## Lorenz3D
module Lorenz3D(
    clk,
    rst,
    seed_x,
    seed_y,
    seed_z,
    pinX,
    pinY,
    pinZ,
	serial_data,
    x,
    y,
    z
    );
	input wire clk;
    input wire rst;
    input wire [31:0] seed_x;
    input wire [31:0] seed_y;
    input wire [31:0] seed_z;
    output wire pinX;
    output wire pinY;
    output wire pinZ;
    output wire serial_data;
    output wire [31:0] x;
    output wire [31:0] y;
    output wire [31:0] z;
    reg [2:0] i;
    wire [7:0] inputdata;
    wire       done_bit;
    reg        start;
    wire       active;
    wire       out_serial;
    reg        triger;
    reg [3:0] count;
	wire signed [31:0] xm , ym , zm;
	wire signed [31:0] scale = {7'b0001001 , 25'b0000001111010111000010100};
	reg [31:0] key; 
	reg [2:0]  i_n;
	reg        start_n;
	reg        triger_n;
	reg [31:0] key_n;
	wire slowclock;
	wire slowclock_rise;
	Slowclock clock ( .clk(clk), .rst(rst), .slowclock(slowclock), .slowclock_rise(slowclock_rise));
    Lorenz  L1(
     .clk(clk),
     .rst(rst),
     .en(slowclock_rise),
     .seed_x(seed_x),
     .seed_y(seed_y),
     .seed_z(seed_z),
     .x(x),
     .y(y),
     .z(z)
    );
	UART_Tx1  #(435) U1 ( .clk(clk), .rst(rst), .Tx_s(start), .Tx_Data(inputdata), .Tx_Active(active),  .Tx_serial_out(out_serial), .Tx_Done(done_bit));
	always@(posedge clk)
    begin
        i_n = i;
        start_n = start;
        triger_n = triger;
  ...
For scale: about 240 flip-flops, ~200 I/O pins, about 0.077 mm^2 of cells after synthesis.
==> flow/config.mk <==
export PLATFORM = sky130hd
export DESIGN_NAME = Lorenz3D
export DESIGN_NICKNAME = Lorenz3D
export VERILOG_FILES = /design/flow/design.v
export SDC_FILE = /design/flow/constraint.sdc
export NUM_CORES = 4
export LEC_CHECK = 0
export ABC_AREA = 0
export CAP_MARGIN = 0
export CORE_MARGIN = 2
export CORE_UTILIZATION = 42
export GPL_ROUTABILITY_DRIVEN = 1
export GPL_TIMING_DRIVEN = 0
export PLACE_DENSITY_LB_ADDON = 0.23
export SLEW_MARGIN = 20
export TNS_END_PERCENT = 40
==> flow/constraint.sdc <==
create_clock -name core_clock -period 8.61 [get_ports {clk}]
set_input_delay 1.7220 -clock core_clock [delete_from_list [all_inputs] [get_ports {clk}]]
set_output_delay 1.7220 -clock core_clock [all_outputs]
set_load 0.01 [all_outputs]
run.sh (not shown) runs the stock make flow with config.mk's settings and CLKGATE_MAP_FILE=.
The baseline completed, yet does not pass: setup timing.
Then changed:
- ABC_AREA: 0 -> not set
- CAP_MARGIN: 0 -> 20
- CORE_UTILIZATION: 42 -> 71
- CTS_CLUSTER_SIZE: not set -> 14
- GPL_ROUTABILITY_DRIVEN: 1 -> not set
- GPL_TIMING_DRIVEN: 0 -> not set
- MAX_ROUTING_LAYER: not set -> met4
- PLACE_DENSITY_LB_ADDON: 0.23 -> not set
- SETUP_SLACK_MARGIN: not set -> 1.27
- TNS_END_PERCENT: 40 -> not set
- clock period: 8.61 -> 10.9 ns (I/O delays scaled with it)
After rerunning:
- Now the flow completed and failed the layout checks on capacitance limit, slew limit, setup timing
- first-iteration DRC count is higher by a quarter to a third
- synthesized area does not change
- final cell count came out lower by a little under a tenth
- clock skew drops by 56 ps
- core utilization rose by 36 points
- routed wire length decreases by a little under a tenth
- global-route usage went up by 18 points
- die size went down by well over a third
- fmax came out higher by a few percent
Then changed:
- CORE_UTILIZATION: 71 -> 70
- CTS_CLUSTER_SIZE: 14 -> not set
- HOLD_SLACK_MARGIN: not set -> 0.27
- SETUP_SLACK_MARGIN: 1.27 -> 1.55
- TNS_END_PERCENT: not set -> 70
- clock period: 10.9 -> 9.5 ns (I/O delays scaled with it)
Now the flow produced a layout that fails on setup timing.
Setup slack is worse by 1300 ps.
Register-to-register slack is worse by 1300 ps.
Area after synthesis does not change.
Core utilization went up by 1.2 points.
Then changed:
- CORE_ASPECT_RATIO: not set -> 1.03
- CORE_UTILIZATION: 70 -> 40
- GPL_TIMING_DRIVEN: not set -> 0
- HOLD_SLACK_MARGIN: 0.27 -> not set
- MIN_ROUTING_LAYER: not set -> met1
- SETUP_SLACK_MARGIN: 1.55 -> not set
- TNS_END_PERCENT: 70 -> not set
- clock period: 9.5 -> 20.0 ns (I/O delays scaled with it)
=> The new run passed the timing, design-rule and antenna checks; setup slack gets better by 5300 ps; fmax came out lower by a quarter to a third; utilization drops by 42 points; routed wire length came out higher slightly; cell area decreases by roughly a tenth; die area came out higher by well over a third; via count fell by roughly a tenth; non-clock buffer count went down by 780.
Then changed:
- CORE_ASPECT_RATIO: 1.03 -> not set
- GPL_TIMING_DRIVEN: 0 -> not set
- MAX_ROUTING_LAYER: met4 -> not set
- MIN_ROUTING_LAYER: met1 -> not set
- clock period: 20.0 -> 14.1 ns (I/O delays scaled with it)
=>
- critical path depth fell by 2
- design area is lower slightly
- clock skew goes down by 9.5 ps
- cell count came out lower by a few percent
